Setup of v51:
## top
module top(
    input logic clk,         
    input logic rst,         
    output logic RGB_R,      
    output logic RGB_G,      
    output logic RGB_B       
);
Size in the first run: ~2400 cells after synthesis, about 20000 um^2 of cells after synthesis.
export LEC_CHECK = 0
export ABC_AREA = 0
export CAP_MARGIN = 20
export CORE_MARGIN = 2
export CORE_UTILIZATION = 72
export CTS_CLUSTER_DIAMETER = 398
export CTS_CLUSTER_SIZE = 10
export PLACE_DENSITY = 0.4
export SETUP_SLACK_MARGIN = 1.49
export SLEW_MARGIN = 20
create_clock -name core_clock -period 5.07 [get_ports {clk}]
run.sh (not shown) runs the stock make flow with config.mk's settings and CLKGATE_MAP_FILE=.
v51 is listed as incomplete: the tool reported an error in clock tree synthesis and the run ended there.
Input changes introduced in v27 (baseline for comparison: v51):
# v51
export LEC_CHECK = 0
export ABC_AREA = 0
export CAP_MARGIN = 20
export CORE_MARGIN = 2
export CORE_UTILIZATION = 72
export CTS_CLUSTER_DIAMETER = 398
export CTS_CLUSTER_SIZE = 10
export PLACE_DENSITY = 0.4
export SETUP_SLACK_MARGIN = 1.49
export SLEW_MARGIN = 20
create_clock -name core_clock -period 5.07 [get_ports {clk}]
# v27
export LEC_CHECK = 0
export CAP_MARGIN = 20
export CORE_MARGIN = 2
export CORE_UTILIZATION = 40
export CTS_CLUSTER_DIAMETER = 398
export CTS_CLUSTER_SIZE = 92
export SLEW_MARGIN = 20
export TNS_END_PERCENT = 10
create_clock -name core_clock -period 14.0 [get_ports {clk}]
--- outcome ---
- The flow did not stop early for v27: all stages ran, and the layout cleared the timing, design-rule and antenna checks.
- Synthesized net count came out exactly the same in v51 and v27.
- Between v27 and v51, the summed standard-cell area reported by yosys does not differ in any meaningful way.
- v51 and v27 ended up with roughly the same fraction of the mapped netlist area in simple logic gates.
- v27 against v51: standard cell core area has increased; initial standard-cell utilization of the core now sits lower.
- Comparing v51 and v27, number of placement rows is lower on v51.
- Relative to v51, the cell count after placement measured on v27 has decreased by a little under 10%.
- v27: detailed placement HPWL is 20 mm lower than what v51 reported.
- The cell area after synthesis was comparable across v51 and v27.
- Compared to v51, v27 was floorplanned on a bigger die.
--- input diff v27..v4 ---
# v27
export LEC_CHECK = 0
export CAP_MARGIN = 20
export CORE_MARGIN = 2
export CORE_UTILIZATION = 40
export CTS_CLUSTER_DIAMETER = 398
export CTS_CLUSTER_SIZE = 92
export SLEW_MARGIN = 20
export TNS_END_PERCENT = 10
create_clock -name core_clock -period 14.0 [get_ports {clk}]
# v4
export LEC_CHECK = 0
export CAP_MARGIN = 20
export CORE_MARGIN = 2
export CORE_UTILIZATION = 40
export CTS_CLUSTER_DIAMETER = 154
export CTS_CLUSTER_SIZE = 93
export SLEW_MARGIN = 20
export TNS_END_PERCENT = 10
create_clock -name core_clock -period 14.0 [get_ports {clk}]
==> comparison <==
- Looking at v27 and v4, the slack of the worst reg-to-reg path is a wash.
- Cell area across v27 and v4: no real change.
- Comparing v27 with v4, the combinational power came out essentially unchanged.
- Comparing v4 against v27, there is no change at all in depth of the CTS H-tree.
- As far as sequential cell count of the final layout goes, v27 and v4 are indistinguishable; the numbers are identical.
- v4 | status: complete | timing, DRC, antenna: pass
- Reported for v27 and v4, tap cell count turned out identical to the last digit.
--- input diff v4..v2 ---
# v4
export LEC_CHECK = 0
export CAP_MARGIN = 20
export CORE_MARGIN = 2
export CORE_UTILIZATION = 40
export CTS_CLUSTER_DIAMETER = 154
export CTS_CLUSTER_SIZE = 93
export SLEW_MARGIN = 20
export TNS_END_PERCENT = 10
create_clock -name core_clock -period 14.0 [get_ports {clk}]
# v2
export LEC_CHECK = 0
export ABC_AREA = 1
export CAP_MARGIN = 20
export CORE_MARGIN = 2
export CORE_UTILIZATION = 57
export SLEW_MARGIN = 20
create_clock -name core_clock -period 9.65 [get_ports {clk}]
Results
- Of v2 and v4, only v2 fails to finish with a clean layout.
- [v2] flow finished | final checks: failed | reasons: setup timing
- Sort v2 and v4 by sequential standard cell area, descending, and v2 comes first.
- Relative to v4, global-route usage has gone up in v2.
- Against v4 as the reference, v2 delivers a lower area fraction in mux cells.
- v2 vs. v4: signal arrival time at the worst endpoint went down by 2.63 ns.

Starting RTL as in the previous note.
export LEC_CHECK = 0
export ABC_AREA = 1
export CAP_MARGIN = 20
export CELL_PAD_IN_SITES_GLOBAL_PLACEMENT = 3
export CORE_MARGIN = 5
export CORE_UTILIZATION = 28
export CTS_CLUSTER_SIZE = 53
export GPL_ROUTABILITY_DRIVEN = 0
export MIN_ROUTING_LAYER = met2
export PLACE_DENSITY = 0.66
export SETUP_SLACK_MARGIN = -1.19
export SLEW_MARGIN = 20
export TNS_END_PERCENT = 95
create_clock -name core_clock -period 12.9 [get_ports {clk}]
Then changed:
Settings changed: CELL_PAD_IN_SITES_GLOBAL_PLACEMENT 3 to not set, CORE_MARGIN 5 to 2, CORE_UTILIZATION 28 to 72, CTS_CLUSTER_DIAMETER set to 398, CTS_CLUSTER_SIZE 53 to not set, GPL_ROUTABILITY_DRIVEN 0 to not set, MIN_ROUTING_LAYER met2 to not set, PLACE_DENSITY 0.66 to 0.35, SETUP_SLACK_MARGIN -1.19 to not set, TNS_END_PERCENT 95 to not set.
Clock period 12.9 ns to 5.07 ns, I/O delays scaled along.
After rerunning: Now the flow aborted during clock tree synthesis, error DPL-0033; die size goes down by 62%; area after synthesis is unchanged; synthesized cell count is unchanged.
Then changed:
Settings changed: ABC_AREA 1 to not set, CTS_CLUSTER_DIAMETER 398 to 391, PLACE_DENSITY 0.35 to not set, TNS_END_PERCENT set to 5.
Clock period 5.07 ns to 10.6 ns, I/O delays scaled along.
Outcome: Now the flow produced a layout that fails on setup timing; area after synthesis is higher by 0.65%; die size grows by 0.64%; synthesized cell count falls by 12%.
Then changed:
Settings changed: CTS_CLUSTER_SIZE set to 100, PLACE_DENSITY set to 0.41, SETUP_SLACK_MARGIN set to 0.98.
With this change the flow never finished: it broke off in global routing on GRT-0232.
Die size does not change.
Synthesized area stays the same.
Synthesized cell count does not change.

The RTL this note starts from:
==> flow/design.v <==
module top(
    input logic clk,         
    input logic rst,         
    output logic RGB_R,      
    output logic RGB_G,      
    output logic RGB_B       
);
    localparam CLK_FREQ = 12_000_000;  
    localparam PWM_RESOLUTION = 8;   
    localparam PWM_MAX = (1 << PWM_RESOLUTION) - 1;   
    localparam PWM_CYCLES = 256;   
    localparam DEGREES_MAX = 360;
    localparam CYCLES_PER_DEGREE = CLK_FREQ / DEGREES_MAX;   
    typedef enum logic [1:0] {
        STATE_PWM_COUNT,
        STATE_DEGREE_COUNT,
        STATE_HSV_CALC,
        STATE_PWM_OUTPUT
    } state_t;
    logic [PWM_RESOLUTION-1:0] pwm_counter;
    logic [PWM_RESOLUTION-1:0] red_pwm_value, green_pwm_value, blue_pwm_value;
    logic [31:0] degree_counter;
    logic [8:0] current_degree;
    state_t current_state;
    state_t next_state;
    always_ff @(posedge clk) begin
        if (rst) current_state <= STATE_PWM_COUNT;
        else current_state <= next_state;
    end
    always_comb begin  
        case (current_state)
            STATE_PWM_COUNT: begin
                if (degree_counter == CYCLES_PER_DEGREE - 1) begin
                    next_state = STATE_DEGREE_COUNT;
                end else begin
                    next_state = STATE_PWM_COUNT;
                end
            end
            STATE_DEGREE_COUNT: begin
                next_state = STATE_HSV_CALC;
            end
            STATE_HSV_CALC: begin
                next_state = STATE_PWM_OUTPUT;
            end
            STATE_PWM_OUTPUT: begin
                next_state = STATE_PWM_COUNT;
            end
            default: begin
                next_state = STATE_PWM_COUNT;
            end
        endcase
    end
    always_ff @(posedge clk) begin
        if (rst) begin
            pwm_counter <= 0;
            degree_counter <= 0;
            current_degree <= 0;
            red_pwm_value <= 0;
            green_pwm_value <= 0;
            blue_pwm_value <= 0;
        end else
        case (current_state)
            STATE_PWM_COUNT: begin
                pwm_counter <= pwm_counter + 1;                
                if (degree_counter == CYCLES_PER_DEGREE - 1) begin
                    degree_counter <= 0;
                end else begin
                    degree_counter <= degree_counter + 1;
                end
            end
            STATE_DEGREE_COUNT: begin
                if (current_degree == DEGREES_MAX - 1) begin
                    current_degree <= 0;
                end else begin
                    current_degree <= current_degree + 1;
                end
            end
            STATE_HSV_CALC: begin
                if (current_degree < 60) begin
                    red_pwm_value <= PWM_MAX;
                end else if (current_degree < 120) begin
                    red_pwm_value <= PWM_MAX - ((current_degree - 60) * PWM_MAX / 60);
                end else if (current_degree < 240) begin
                    red_pwm_value <= 0;
                end else if (current_degree < 300) begin
                    red_pwm_value <= (current_degree - 240) * PWM_MAX / 60;
                end else begin
                    red_pwm_value <= PWM_MAX;
                end
                if (current_degree < 60) begin
                    green_pwm_value <= current_degree * PWM_MAX / 60;
                end else if (current_degree < 180) begin
                    green_pwm_value <= PWM_MAX;
                end else if (current_degree < 240) begin
                    green_pwm_value <= PWM_MAX - ((current_degree - 180) * PWM_MAX / 60);
                end else begin
                    green_pwm_value <= 0;
                end
                if (current_degree < 120) begin
                    blue_pwm_value <= 0;
                end else if (current_degree < 180) begin
                    blue_pwm_value <= (current_degree - 120) * PWM_MAX / 60;
                end else if (current_degree < 300) begin
                    blue_pwm_value <= PWM_MAX;
                end else begin
                    blue_pwm_value <= PWM_MAX - ((current_degree - 300) * PWM_MAX / 60);
                end
            end
            STATE_PWM_OUTPUT: begin
            end
        endcase
    end
    assign RGB_R = (pwm_counter > red_pwm_value) ? 1'b1 : 1'b0;
    assign RGB_G = (pwm_counter > green_pwm_value) ? 1'b1 : 1'b0;
    assign RGB_B = (pwm_counter > blue_pwm_value) ? 1'b1 : 1'b0;
endmodule
export LEC_CHECK = 0
export CAP_MARGIN = 20
export CORE_ASPECT_RATIO = 1.15
export CORE_MARGIN = 2
export CORE_UTILIZATION = 18
export GPL_ROUTABILITY_DRIVEN = 0
export GPL_TIMING_DRIVEN = 0
export HOLD_SLACK_MARGIN = 0.27
export MAX_ROUTING_LAYER = met4
export SETUP_SLACK_MARGIN = 0.97
export SLEW_MARGIN = 20
export TNS_END_PERCENT = 20
create_clock -name core_clock -period 23.7 [get_ports {clk}]
The starting point completed with no timing, DRC or antenna violations.
Edit:
CORE_ASPECT_RATIO = 0.53   (was 1.15)
GPL_ROUTABILITY_DRIVEN = 1   (was 0)
SETUP_SLACK_MARGIN = 3.2   (was 0.97)
Setup slack loses 1000 ps; hold slack is about the same; register-to-register slack loses 1000 ps; non-clock buffer count rose by 3.
Edit:
CORE_ASPECT_RATIO = not set   (was 0.53)
CORE_UTILIZATION = 72   (was 18)
CTS_CLUSTER_SIZE = 10   (was not set)
GPL_ROUTABILITY_DRIVEN = not set   (was 1)
GPL_TIMING_DRIVEN = not set   (was 0)
HOLD_SLACK_MARGIN = not set   (was 0.27)
MAX_ROUTING_LAYER = not set   (was met4)
SETUP_SLACK_MARGIN = -0.39   (was 3.2)
TNS_END_PERCENT = not set   (was 20)
clock period = 11.0 ns   (was 23.7 ns; I/O delays follow)
The new run produced a layout that fails on negative setup slack.
Wire length fell by roughly a tenth.
Non-clock buffer count rose by 101.
Design area rose slightly.
Worst setup slack degrades by 8100 ps.
Synthesized cell count is unchanged.
Power rose by well over a third.
Fmax rose by well over a third.
Final cell count fell by a quarter to a third.
Hold slack improves by 56 ps.
Via count rose by a few percent.
Count of clock-buffer cells in the layout does not change.
Edit:
ABC_AREA = 1   (was not set)
CTS_CLUSTER_SIZE = 81   (was 10)
PLACE_DENSITY_LB_ADDON = 0.23   (was not set)
SETUP_SLACK_MARGIN = not set   (was -0.39)
clock period = 14.0 ns   (was 11.0 ns; I/O delays follow)
After rerunning:
- Now the flow ran to the end with no violations
- global-route usage drops by 1.9 points
- utilization drops by 6.9 points
- routed wire length drops by 9.7%
- design area drops by 8.6%
- setup slack improved by 1700 ps
Power and IR drop assume default switching activity.
